==> trial 16: inputs <==
==> flow/design.v (excerpt) <==
module vga_top(
	input ClkPort,
	input BtnC,
	input BtnU,
	input BtnD,
	input BtnR,
	input BtnL,
	input MoveTick,  
	output hSync, vSync,
	output [3:0] vgaR, vgaG, vgaB,
	output An0, An1, An2, An3, An4, An5, An6, An7,
	output Ca, Cb, Cc, Cd, Ce, Cf, Cg, Dp,
	output MemOE, MemWR, RamCS, QuadSpiFlashCS
	);
Settings: LEC_CHECK=0, ABC_AREA=0, CAP_MARGIN=20, CORE_MARGIN=6, CORE_UTILIZATION=68, CTS_CLUSTER_SIZE=47, HOLD_SLACK_MARGIN=0.26, MAX_ROUTING_LAYER=met5, PLACE_DENSITY_LB_ADDON=0.25, SLEW_MARGIN=30, TNS_END_PERCENT=55; clock period 12.4 ns.
run.sh (not shown) runs the stock make flow with config.mk's settings and CLKGATE_MAP_FILE=.
==> build 76 (differences from trial 16) <==
==> flow/config.mk (replaced) <==
export PLATFORM = sky130hd
export DESIGN_NAME = vga_top
export DESIGN_NICKNAME = vga_top
export VERILOG_FILES = /design/flow/design.v
export SDC_FILE = /design/flow/constraint.sdc
export NUM_CORES = 4
export LEC_CHECK = 0
export CAP_MARGIN = 20
export CORE_MARGIN = 2
export CORE_UTILIZATION = 40
export PLACE_DENSITY = 0.6
export SLEW_MARGIN = 20
==> flow/constraint.sdc (replaced) <==
create_clock -name core_clock -period 12.0 [get_ports {ClkPort}]
set_input_delay 2.4000 -clock core_clock [delete_from_list [all_inputs] [get_ports {ClkPort}]]
set_output_delay 2.4000 -clock core_clock [all_outputs]
set_load 0.01 [all_outputs]
==> trial 56 (differences from trial 16) <==
==> flow/config.mk (replaced) <==
export PLATFORM = sky130hd
export DESIGN_NAME = vga_top
export DESIGN_NICKNAME = vga_top
export VERILOG_FILES = /design/flow/design.v
export SDC_FILE = /design/flow/constraint.sdc
export NUM_CORES = 4
export LEC_CHECK = 0
export CAP_MARGIN = 20
export CORE_ASPECT_RATIO = 1.96
export CORE_MARGIN = 2
export CORE_UTILIZATION = 40
export CTS_CLUSTER_DIAMETER = 101
export CTS_CLUSTER_SIZE = 99
export HOLD_SLACK_MARGIN = -0.07
export SLEW_MARGIN = 20
==> flow/constraint.sdc (replaced) <==
create_clock -name core_clock -period 12.0 [get_ports {ClkPort}]
set_input_delay 2.4000 -clock core_clock [delete_from_list [all_inputs] [get_ports {ClkPort}]]
set_output_delay 2.4000 -clock core_clock [all_outputs]
set_load 0.01 [all_outputs]
==> notes <==
Trial 16 completed without violations. Build 76 completed without violations. Trial 56 passed the timing, DRC and antenna checks. In trial 56 the clock power is higher than in trial 16, by about 4%. Final cell count, highest first: trial 56, build 76, trial 16. In synthesized area, trial 16 and trial 56 do not differ. The highest sequential power belongs to trial 16, the lowest to trial 56. In build 76 the total power is smaller than in trial 56, by about 3%.
==> figures <==
| metric | trial 16 | build 76 | trial 56 |
|---|---|---|---|
| Final cell area excluding filler cells | 24000 um^2 | 24400 um^2 | 24600 um^2 |
| Largest stage delay on the critical path | 1.00 ns | 1.06 ns | 1.07 ns |
| Final weighted congestion in routability-driven placement | 1.20 | 1.00 | 1.05 |
| Fill cell total of the finished layout | 2549 | 5787 | 5939 |
| Run status | complete, no violations | complete, no violations | complete, no violations |
| Worst Hold Margin | 0.458 ns | 0.462 ns | 0.458 ns |
| Fraction of the core area occupied by cells at floorplan | 69.7% | 40.6% | 40.5% |
| Buffer and inverter count on the worst path | 2 | 2 | 3 |
| Wire length on met3 | 14900 um | 9450 um | 5870 um |
| Total power per unit cell area | 179 nW/um^2 | 181 nW/um^2 | 185 nW/um^2 |
| Largest net degree at the start of global routing | 77 | 71 | 72 |
| Sequential fraction of total cell area | 12.8% | 12.6% | 12.5% |

========
==> inputs of xenon <==
vga_top again, from the RTL that the note above started with.
clock: 5.31 ns
lec_check: 0
cap_margin: 20
core_margin: 2
core_utilization: 65
cts_cluster_diameter: 30
cts_cluster_size: 62
slew_margin: 20
==> nickel (differences from xenon) <==
- CORE_UTILIZATION: 65 -> 72
- CTS_CLUSTER_DIAMETER: 30 -> 363
- CTS_CLUSTER_SIZE: 62 -> 14
- PLACE_DENSITY_LB_ADDON: not set -> 0.26
- SETUP_SLACK_MARGIN: not set -> 1.1
==> flow/constraint.sdc (replaced) <==
create_clock -name core_clock -period 8.26 [get_ports {ClkPort}]
set_input_delay 1.6520 -clock core_clock [delete_from_list [all_inputs] [get_ports {ClkPort}]]
set_output_delay 1.6520 -clock core_clock [all_outputs]
set_load 0.01 [all_outputs]
==> delta (differences from xenon) <==
- CORE_ASPECT_RATIO: not set -> 1.96
- CORE_UTILIZATION: 65 -> 68
- CTS_CLUSTER_DIAMETER: 30 -> 217
- CTS_CLUSTER_SIZE: 62 -> 99
- HOLD_SLACK_MARGIN: not set -> -0.07
==> flow/constraint.sdc (replaced) <==
create_clock -name core_clock -period 12.0 [get_ports {ClkPort}]
set_input_delay 2.4000 -clock core_clock [delete_from_list [all_inputs] [get_ports {ClkPort}]]
set_output_delay 2.4000 -clock core_clock [all_outputs]
set_load 0.01 [all_outputs]
==> notes <==
xenon finished with negative setup slack left. delta failed in 5_1_grt. nickel produced a clean layout. Between xenon and nickel, the lower sequential power is in nickel (gap 25%, measured against nickel). In xenon the clock power is larger than in nickel, by 61%. Of nickel and xenon, xenon has the higher via count (gap about 3.7%, measured against xenon). Between nickel and xenon, the lower cell area is in nickel (gap about 10%, measured against xenon). Wire length: nickel is lower than xenon (7.0%). In sequential cell count, nickel and xenon do not differ. In count of clock-buffer cells in the layout, xenon and nickel do not differ. In xenon the register-to-register slack is worse than in nickel, by 1.3 ns. Total power: nickel is lower than xenon (about 43%). In xenon the clock skew is higher than in nickel, by 0.0022 ns.
==> figures <==
Run status: nickel complete, no violations; delta did not finish; xenon complete, but fails checks
Failing step: nickel -; delta 5_1_grt; xenon -
Reasons for failing layout checks: nickel -; delta -; xenon negative setup slack
Area of all placed cells without fillers: nickel 24240 um^2; delta -; xenon 26860 um^2
Switching share of total power: nickel 56.34%; delta -; xenon 53.75%
Final count of hold timing violations: nickel 0; delta -; xenon 0
Clk tree area frac: nickel 2.380%; delta -; xenon 2.226%
Die area: nickel 33270 um^2; delta 35270 um^2; xenon 36770 um^2
Sequential Power: nickel 0.974 mW; delta -; xenon 1.22 mW
Worst Hold Slack: nickel 0.4596 ns; delta -; xenon 0.4488 ns
Worst R2R Path Depth: nickel 15; delta -; xenon 15
Required time reported for the critical path endpoint: nickel 6.61 ns; delta -; xenon 4.25 ns
Cell kind with the greatest summed area: nickel multi-input combinational cells; delta -; xenon multi-input combinational cells
Number of clock buffers in the layout: nickel 17; delta -; xenon 17
Crit path capture type: nickel primary output; delta -; xenon primary output
Proportion of cell area occupied by registers: nickel 12.75%; delta -; xenon 11.42%
Number of tap cells inserted: nickel 402; delta -; xenon 455
Highest Signal Layer: nickel met5; delta -; xenon met5
Endpoint of the worst-slack reg-to-reg timing path: nickel sc.ydirection[1]; delta -; xenon sc.ydirection[0]
Sum of routed wire length over all layers: nickel 92.80 mm; delta -; xenon 99.75 mm
Number of vias after detailed routing: nickel 26340; delta -; xenon 27350
Post-detailed-route count of antenna-violating nets: nickel 0; delta -; xenon 0
Avg Vias per Cell: nickel 7.771; delta -; xenon 7.376
Startpoint of the worst hold path: nickel sc.enablewhite10[0]; delta -; xenon sc.enablewhite10[0]
Power figures rest on the tool's default switching activity, not on a simulated workload.
